==> v8: inputs <==
// BobTop
module BobTop (
	clock,
	reset,
	rx,
	runway_override,
	emergency_override,
	tx,
	framing_error,
	runway_active,
	emergency,
	receiving,
	sending
);
clock: 10.8 ns
lec_check: 0
abc_area: 1
cap_margin: 20
cell_pad_in_sites_detail_placement: 1
cell_pad_in_sites_global_placement: 0
core_aspect_ratio: 0.88
core_margin: 2
core_utilization: 50
cts_cluster_diameter: 93
gpl_routability_driven: 0
gpl_timing_driven: 0
place_density: 0.55
setup_slack_margin: 2.61
slew_margin: 20
tns_end_percent: 100
run.sh (not shown) runs the stock make flow with config.mk's settings and CLKGATE_MAP_FILE=.
==> inputs of v30, as changes to v8 <==
==> flow/config.mk (replaced) <==
export PLATFORM = sky130hd
export DESIGN_NAME = BobTop
export DESIGN_NICKNAME = BobTop
export VERILOG_FILES = /design/flow/design.v
export SDC_FILE = /design/flow/constraint.sdc
export NUM_CORES = 4
export LEC_CHECK = 0
export CAP_MARGIN = 20
export CORE_MARGIN = 2
export CORE_UTILIZATION = 45
export SLEW_MARGIN = 20
==> flow/constraint.sdc (replaced) <==
create_clock -name core_clock -period 40.0 [get_ports {clock}]
set_input_delay 8.0000 -clock core_clock [delete_from_list [all_inputs] [get_ports {clock}]]
set_output_delay 8.0000 -clock core_clock [all_outputs]
set_load 0.01 [all_outputs]
==> results <==
Between v8 and v30, the lower die area is in v8 (gap about 8%, measured against v30).
Against v30, the global-route usage of v8 is higher by 10 points.
In sequential power, v8 is at 3.3 times the value of v30.
In v30 the final cell count is lower than in v8, by about 18%.
Of v30 and v8, v8 has the higher via count (gap 21%, measured against v8).
Clock skew: v8 is higher than v30 (5.3 ps).
The power of v8 is 3.1 times that of v30.
Between v30 and v8, the lower clock-buffer cell count is in v30 (gap 9).


==> v39 <==
Starting RTL as in the previous note.
==> flow/config.mk <==
export PLATFORM = sky130hd
export DESIGN_NAME = BobTop
export DESIGN_NICKNAME = BobTop
export VERILOG_FILES = /design/flow/design.v
export SDC_FILE = /design/flow/constraint.sdc
export NUM_CORES = 4
export LEC_CHECK = 0
export CAP_MARGIN = 20
export CORE_MARGIN = 2
export CORE_UTILIZATION = 72
export CTS_CLUSTER_DIAMETER = 365
export CTS_CLUSTER_SIZE = 14
export HOLD_SLACK_MARGIN = 0.3
export PLACE_DENSITY_LB_ADDON = 0.01
export SETUP_SLACK_MARGIN = 3.31
export SLEW_MARGIN = 20
==> flow/constraint.sdc <==
create_clock -name core_clock -period 11.6 [get_ports {clock}]
set_input_delay 2.3200 -clock core_clock [delete_from_list [all_inputs] [get_ports {clock}]]
set_output_delay 2.3200 -clock core_clock [all_outputs]
set_load 0.01 [all_outputs]
==> v7: changes against v39 <==
Settings changed: CORE_UTILIZATION 72 to 58, CTS_CLUSTER_DIAMETER 365 to not set, CTS_CLUSTER_SIZE 14 to not set, HOLD_SLACK_MARGIN 0.3 to -0.08, PLACE_DENSITY_LB_ADDON 0.01 to not set, SETUP_SLACK_MARGIN 3.31 to not set, TNS_END_PERCENT set to 5.
==> flow/constraint.sdc (replaced) <==
create_clock -name core_clock -period 24.2 [get_ports {clock}]
set_input_delay 4.8400 -clock core_clock [delete_from_list [all_inputs] [get_ports {clock}]]
set_output_delay 4.8400 -clock core_clock [all_outputs]
set_load 0.01 [all_outputs]
==> v32: changes against v39 <==
Settings changed: CORE_UTILIZATION 72 to 63, CTS_CLUSTER_DIAMETER 365 to not set, CTS_CLUSTER_SIZE 14 to 97, HOLD_SLACK_MARGIN 0.3 to not set, PLACE_DENSITY_LB_ADDON 0.01 to not set, SETUP_SLACK_MARGIN 3.31 to 1.99.
==> flow/constraint.sdc (replaced) <==
create_clock -name core_clock -period 28.7 [get_ports {clock}]
set_input_delay 5.7400 -clock core_clock [delete_from_list [all_inputs] [get_ports {clock}]]
set_output_delay 5.7400 -clock core_clock [all_outputs]
set_load 0.01 [all_outputs]
==> v24: changes against v39 <==
Settings changed: ABC_AREA set to 1, CAP_MARGIN 20 to 0, CTS_CLUSTER_DIAMETER 365 to 203, HOLD_SLACK_MARGIN 0.3 to not set, SETUP_SLACK_MARGIN 3.31 to 2.84.
==> flow/constraint.sdc (replaced) <==
create_clock -name core_clock -period 9.82 [get_ports {clock}]
set_input_delay 1.9640 -clock core_clock [delete_from_list [all_inputs] [get_ports {clock}]]
set_output_delay 1.9640 -clock core_clock [all_outputs]
set_load 0.01 [all_outputs]
==> flow_metrics.tcl <==
# flow metrics
set metrics [dict create \
    outcome "finished clean" \
    worst_slew_margin_rel_pct 21.30 \
    power.static_leakage_nw 6.102 \
    post_cts_clock_slew_at_the_launch_and_capture_registers_of_the_worst_setup_and_hold_paths_ns 0.06 \
    area.growth.synth_to_final_pct 9.428 \
    cp.required_ns 22.96 \
    post_synth_instance_area_mm2 0.01494 \
    timing.critical_path.fanout_max 9 \
    placed_cell_area_mm2 0.01532 \
    postRouteWirelength_um 33540 \
    synth.cellmix.simpleShare_pct 15.76 \
    nonClockInverterCount 117 \
    comb_power_share_pct 31.2 \
    layout.non_clock_buffers 25 \
    fin_area_mm2 0.01635 \
]
-- figures above: v32

==> flow_metrics.tcl <==
# flow metrics
set metrics [dict create \
    outcome "finished clean" \
    post_synth_instance_area_mm2 0.01494 \
    synth.cellmix.simpleShare_pct 15.76 \
    area.growth.synth_to_final_pct 6.866 \
    layout.non_clock_buffers 24 \
    post_cts_clock_slew_at_the_launch_and_capture_registers_of_the_worst_setup_and_hold_paths_ns 0.06 \
    placed_cells_incl_taps 1709 \
    synthFlopType "sky130_fd_sc_hd__dfxtp_1" \
    timing.critical_path.fanout_max 9 \
    cp.required_ns 9.28 \
    nonClockInverterCount 117 \
    comb_power_share_pct 33.3 \
    fin_area_mm2 0.01597 \
    placed_cell_area_mm2 0.01525 \
    postRouteWirelength_um 33300 \
    worst_slew_pin_slew_ns 1.190 \
    yosysCellCount 1480 \
    power.static_leakage_nw 5.934 \
]
-- figures above: v39

==> flow_metrics.tcl <==
# flow metrics
set metrics [dict create \
    outcome "finished clean" \
    die_height_um 149.4 \
    fin_area_mm2 0.01617 \
    area.growth.synth_to_final_pct 6.308 \
    timing.critical_path.fanout_max 7 \
    post_cts_clock_slew_at_the_launch_and_capture_registers_of_the_worst_setup_and_hold_paths_ns 0.07 \
    layout.non_clock_buffers 21 \
    power.static_leakage_nw 6.016 \
    nonClockInverterCount 291 \
    post_synth_instance_area_mm2 0.01521 \
    worst_slew_margin_rel_pct 47.33 \
    cp.required_ns 7.86 \
    share_seq_of_total_power_pct 48.9 \
    placed_cell_area_mm2 0.01546 \
]
-- figures above: v24

==> flow_metrics.tcl <==
# flow metrics
set metrics [dict create \
    postRouteWirelength_um 33200 \
    critPathLaunchType "input pin" \
    fin_area_mm2 0.01643 \
    met2_length_um 14640 \
    report.power.total_mw 1.680 \
    timing.critical_path.fanout_max 9 \
    nonClockInverterCount 117 \
    cp.required_ns 19.36 \
    outcome "finished clean" \
    layout.non_clock_buffers 26 \
    post_cts_clock_slew_at_the_launch_and_capture_registers_of_the_worst_setup_and_hold_paths_ns 0.06 \
    ys_sh_aoi_pct 13.27 \
    finalWorstPathRequiredPeriod_ns 11.37 \
    slack_of_the_worst_reg_to_reg_path_ns 20.45 \
    post_synth_instance_area_mm2 0.01494 \
    power.static_leakage_nw 6.130 \
    area.growth.synth_to_final_pct 9.939 \
    worst_slew_margin_rel_pct 23.04 \
    synth.cellmix.simpleShare_pct 15.76 \
]
-- figures above: v7



==> run a: inputs <==
Starting RTL as in the previous note.
==> flow/config.mk <==
export PLATFORM = sky130hd
export DESIGN_NAME = BobTop
export DESIGN_NICKNAME = BobTop
export VERILOG_FILES = /design/flow/design.v
export SDC_FILE = /design/flow/constraint.sdc
export NUM_CORES = 4
export LEC_CHECK = 0
export ABC_AREA = 1
export CAP_MARGIN = 5
export CELL_PAD_IN_SITES_DETAIL_PLACEMENT = 0
export CELL_PAD_IN_SITES_GLOBAL_PLACEMENT = 0
export CORE_MARGIN = 2
export CORE_UTILIZATION = 72
export CTS_CLUSTER_DIAMETER = 166
export CTS_CLUSTER_SIZE = 15
export GPL_TIMING_DRIVEN = 1
export MAX_ROUTING_LAYER = met5
export PLACE_DENSITY = 0.78
export SLEW_MARGIN = 40
==> flow/constraint.sdc <==
create_clock -name core_clock -period 9.82 [get_ports {clock}]
set_input_delay 1.9640 -clock core_clock [delete_from_list [all_inputs] [get_ports {clock}]]
set_output_delay 1.9640 -clock core_clock [all_outputs]
set_load 0.01 [all_outputs]
==> run b (differences from run a) <==
==> flow/config.mk (replaced) <==
export PLATFORM = sky130hd
export DESIGN_NAME = BobTop
export DESIGN_NICKNAME = BobTop
export VERILOG_FILES = /design/flow/design.v
export SDC_FILE = /design/flow/constraint.sdc
export NUM_CORES = 4
export LEC_CHECK = 0
export ABC_AREA = 1
export CAP_MARGIN = 20
export CORE_MARGIN = 2
export CORE_UTILIZATION = 72
export PLACE_DENSITY_LB_ADDON = 0.1
export SLEW_MARGIN = 20
==> flow/constraint.sdc (replaced) <==
create_clock -name core_clock -period 13.5 [get_ports {clock}]
set_input_delay 2.7000 -clock core_clock [delete_from_list [all_inputs] [get_ports {clock}]]
set_output_delay 2.7000 -clock core_clock [all_outputs]
set_load 0.01 [all_outputs]
==> results <==
Run a produced a clean layout. Run b passed the timing, design-rule and antenna checks. Final area: run a is lower than run b (2.2%). In run a the cell count is smaller than in run b, by about 0.7%. Between run b and run a, the lower power is in run b (gap about 20%, measured against run a). Of run a and run b, run b has the higher clock skew (gap 0.0039 ns). Area after synthesis is the same in run b and run a. Non-clock buffer count is the same in run b and run a. In run b the setup slack is higher than in run a, by 2.2 ns. Count of clock-buffer cells in the layout is the same in run a and run b.


==> branch cedar: inputs <==
Starting RTL as in the previous note.
make LEC_CHECK=0 CAP_MARGIN=30 CELL_PAD_IN_SITES_DETAIL_PLACEMENT=2 CORE_ASPECT_RATIO=1.65 CORE_MARGIN=4 CORE_UTILIZATION=28 CTS_CLUSTER_DIAMETER=338 GPL_TIMING_DRIVEN=0 HOLD_SLACK_MARGIN=0.14 MAX_ROUTING_LAYER=met4 PLACE_DENSITY_LB_ADDON=0.21 SLEW_MARGIN=25 TNS_END_PERCENT=25 finish   # period 19.5 ns
==> branch ember (differences from branch cedar) <==
==> flow/config.mk (replaced) <==
export PLATFORM = sky130hd
export DESIGN_NAME = BobTop
export DESIGN_NICKNAME = BobTop
export VERILOG_FILES = /design/flow/design.v
export SDC_FILE = /design/flow/constraint.sdc
export NUM_CORES = 4
export LEC_CHECK = 0
export CAP_MARGIN = 20
export CORE_MARGIN = 2
export CORE_UTILIZATION = 72
export CTS_CLUSTER_DIAMETER = 365
export CTS_CLUSTER_SIZE = 22
export PLACE_DENSITY_LB_ADDON = 0.01
export SLEW_MARGIN = 20
==> flow/constraint.sdc (replaced) <==
create_clock -name core_clock -period 11.6 [get_ports {clock}]
set_input_delay 2.3200 -clock core_clock [delete_from_list [all_inputs] [get_ports {clock}]]
set_output_delay 2.3200 -clock core_clock [all_outputs]
set_load 0.01 [all_outputs]
==> branch garnet (differences from branch cedar) <==
==> flow/config.mk (replaced) <==
export PLATFORM = sky130hd
export DESIGN_NAME = BobTop
export DESIGN_NICKNAME = BobTop
export VERILOG_FILES = /design/flow/design.v
export SDC_FILE = /design/flow/constraint.sdc
export NUM_CORES = 4
export LEC_CHECK = 0
export CAP_MARGIN = 20
export CORE_MARGIN = 2
export CORE_UTILIZATION = 65
export CTS_CLUSTER_DIAMETER = 28
export HOLD_SLACK_MARGIN = -0.08
export SLEW_MARGIN = 20
export TNS_END_PERCENT = 5
==> flow/constraint.sdc (replaced) <==
create_clock -name core_clock -period 28.9 [get_ports {clock}]
set_input_delay 5.7800 -clock core_clock [delete_from_list [all_inputs] [get_ports {clock}]]
set_output_delay 5.7800 -clock core_clock [all_outputs]
set_load 0.01 [all_outputs]
==> summary of the runs <==
Of branch cedar and branch ember, branch ember has the higher total power (gap 31%, measured against branch ember).
In area after synthesis, branch cedar and branch ember do not differ.
Sequential cell count is the same in branch garnet and branch cedar.
Synthesized cell count is the same in branch cedar and branch ember.
Core utilization: branch garnet > branch ember > branch cedar.
The lowest die area belongs to branch ember, the highest to branch cedar.
In branch cedar the clock-buffer cell count is lower than in branch garnet, by 41.
Worst hold slack: branch garnet < branch ember < branch cedar.
The lowest non-clock buffer count belongs to branch ember, the highest to branch cedar.
In critical path depth, branch garnet and branch ember do not differ.
Between branch ember and branch cedar, the lower routed wire length is in branch ember (gap about 30%, measured against branch cedar).
Power is estimated from default activity; no workload was simulated.
